Setup of job 277:
// cache
module cache(
    clk,
    proc_reset,
    proc_read,
    proc_write,
    proc_addr,
    proc_wdata,
    proc_stall,
    proc_rdata,
    mem_read,
    mem_write,
    mem_addr,
    mem_rdata,
    mem_wdata,
    mem_ready
);
clock: 6.22 ns
lec_check: 0
cap_margin: 20
core_margin: 2
core_utilization: 52
place_density: 0.5
slew_margin: 20
run.sh (not shown) runs the stock make flow with config.mk's settings and CLKGATE_MAP_FILE=.
Looking at the reports, job 277 completed the entire flow and the layout it produced met the timing, DRC and antenna checks.
Changes in job 2192 relative to job 277:
-- flow/config.mk --
<<< job 277, line 8
export CAP_MARGIN = 20
>>> job 2192, line 8
export CAP_MARGIN = 15
<<< job 277, line 10
export CORE_UTILIZATION = 52
export PLACE_DENSITY = 0.5
>>> job 2192, line 10
export CORE_UTILIZATION = 72
export CTS_CLUSTER_SIZE = 10
export HOLD_SLACK_MARGIN = 0.29
export PLACE_DENSITY = 0.39
export SETUP_SLACK_MARGIN = 1.17
<<< job 277, line 13
>>> job 2192, line 16
export TNS_END_PERCENT = 5
==> flow/constraint.sdc <==
create_clock -name core_clock -period 5.79 [get_ports {clk}]
set_input_delay 1.1580 -clock core_clock [delete_from_list [all_inputs] [get_ports {clk}]]
set_output_delay 1.1580 -clock core_clock [all_outputs]
set_load 0.01 [all_outputs]
[summary]
- When job 2192 is set beside job 277, its placer's final routability congestion estimate turns out to be 14% larger.
- Looking at final wirelength across job 277 and job 2192, the one that comes out higher is job 2192.
- Diff job 277 -> job 2192: sum of routed wire segments on met1 dropped 19 mm, switching power as a share of total power climbed 1.6 points.
Input changes introduced in job 1494 (baseline for comparison: job 2192):
==> flow/config.mk <==
export PLATFORM = sky130hd
export DESIGN_NAME = cache
export DESIGN_NICKNAME = cache
export VERILOG_FILES = /design/flow/design.v
export SDC_FILE = /design/flow/constraint.sdc
export NUM_CORES = 4
export LEC_CHECK = 0
export CAP_MARGIN = 20
export CORE_MARGIN = 2
export CORE_UTILIZATION = 55
export PLACE_DENSITY = 0.5
export SLEW_MARGIN = 20
==> flow/constraint.sdc <==
create_clock -name core_clock -period 9.08 [get_ports {clk}]
set_input_delay 1.8160 -clock core_clock [delete_from_list [all_inputs] [get_ports {clk}]]
set_output_delay 1.8160 -clock core_clock [all_outputs]
set_load 0.01 [all_outputs]
==> results <==
- There was hardly any difference in number of I/O port buffers between job 1494 and job 2192.
- For the slew at the pin closest to its max-slew limit, job 1494 came in 0.015 ns lower than job 2192 did.
- Job 1494 vs job 2192: total die size up in job 1494
- Summary: with job 2192 as the reference, routed wire length in job 1494 moved down slightly.
- Job 2192 and job 1494 all finish clean.
Modified inputs, job 8624 compared to job 1494
-- flow/config.mk --
<<< job 1494, line 10
export CORE_UTILIZATION = 55
>>> job 8624, line 10
export CORE_UTILIZATION = 16
==> flow/constraint.sdc <==
create_clock -name core_clock -period 14.0 [get_ports {clk}]
set_input_delay 2.8000 -clock core_clock [delete_from_list [all_inputs] [get_ports {clk}]]
set_output_delay 2.8000 -clock core_clock [all_outputs]
set_load 0.01 [all_outputs]
Delta (job 8624 minus job 1494): largest stage delay on the critical path shows an increase of 0.38 ns, area fraction of clock buffers and clock inverters closely matched the old numbers, sequential cell power lost 35%.
Job 8624 vs. job 1494: hold slack now sits lower; global routing met3 resource utilization lower.

Setup of run 1:
cache again, from the RTL that the note above started with.
clock: 10.0 ns
lec_check: 0
abc_area: 0
cap_margin: 0
cell_pad_in_sites_detail_placement: 2
core_aspect_ratio: 1.1
core_margin: 2
core_utilization: 40
cts_cluster_diameter: 354
gpl_timing_driven: 0
hold_slack_margin: 0.07
place_density: 0.37
slew_margin: 25
Although run 1 finished all stages, its layout failed final checks on negative setup slack.
[inputs] run 2 vs run 1
==> flow/config.mk <==
export PLATFORM = sky130hd
export DESIGN_NAME = cache
export DESIGN_NICKNAME = cache
export VERILOG_FILES = /design/flow/design.v
export SDC_FILE = /design/flow/constraint.sdc
export NUM_CORES = 4
export LEC_CHECK = 0
export CAP_MARGIN = 20
export CORE_MARGIN = 2
export CORE_UTILIZATION = 70
export CTS_CLUSTER_SIZE = 36
export PLACE_DENSITY = 0.67
export SLEW_MARGIN = 20
==> flow/constraint.sdc <==
create_clock -name core_clock -period 4.83 [get_ports {clk}]
set_input_delay 0.9660 -clock core_clock [delete_from_list [all_inputs] [get_ports {clk}]]
set_output_delay 0.9660 -clock core_clock [all_outputs]
set_load 0.01 [all_outputs]
--- outcome ---
- Although run 2 finished all stages, its layout failed final checks on negative setup slack.
- Run 2 ended with less clock buffer and inverter area fraction after layout than run 1.
- Between run 2 and run 1, the area of the die is lower for run 2.
- Between run 1 and run 2, the flow reports total routed wirelength decreasing by more than a quarter.
- Going from run 1 to run 2, non-clock buffer count grew by more than 10%.
--- input diff run 2..run 3 ---
diff --git a/flow/config.mk b/flow/config.mk
--- a/flow/config.mk
+++ b/flow/config.mk
@@ -10,3 +10,2 @@
-export CORE_UTILIZATION = 70
-export CTS_CLUSTER_SIZE = 36
-export PLACE_DENSITY = 0.67
+export CORE_UTILIZATION = 30
+export PLACE_DENSITY = 0.5
==> flow/constraint.sdc <==
create_clock -name core_clock -period 10.0 [get_ports {clk}]
set_input_delay 2.0000 -clock core_clock [delete_from_list [all_inputs] [get_ports {clk}]]
set_output_delay 2.0000 -clock core_clock [all_outputs]
set_load 0.01 [all_outputs]
## What came out
- Measured against run 3, the internal power contribution of run 2 comes out at 2.1 times the reference value.
- Taking run 2 as the reference, in run 3 number of violations of the max-capacitance limit about even; routed wirelength normalized by instance count now sits lower; part of the power in combinational logic dropped 3.7 points.
- Changes observed in run 3 relative to run 2: wire length after detailed routing rose about 8%, post-place instance area fell 5.1%.
- Run 3 completed; timing, DRC and antenna clean
- Between run 2 and run 3, proportion of power drawn by the clock network increased.
- On setup-violating endpoint count in the final report, the higher figure sits with run 2, not run 3.
- Comparing run 2 and run 3, the higher post-route worst setup slack is on run 3.
What run 4 does differently from run 3 at the input level:
diff --git a/flow/config.mk b/flow/config.mk
--- a/flow/config.mk
+++ b/flow/config.mk
@@ -7,0 +8 @@
+export ABC_AREA = 0
@@ -8,0 +10 @@
+export CELL_PAD_IN_SITES_DETAIL_PLACEMENT = 2
@@ -10,0 +13,4 @@
+export CTS_CLUSTER_SIZE = 85
+export GPL_ROUTABILITY_DRIVEN = 0
+export MAX_ROUTING_LAYER = met4
+export MIN_ROUTING_LAYER = met2
@@ -11,0 +18 @@
+export SETUP_SLACK_MARGIN = 0.85
--- outcome ---
- Run 4 ends up with higher relative area change from synthesis to final layout than run 3 does.
- Between run 4 and run 3, worst path setup slack after routing is lower for run 4, run 3 comes in above that.
- Diff run 4 and run 3: wire length of the first global-routing pass higher in run 4
Power figures rest on the tool's default switching activity, not on a simulated workload.
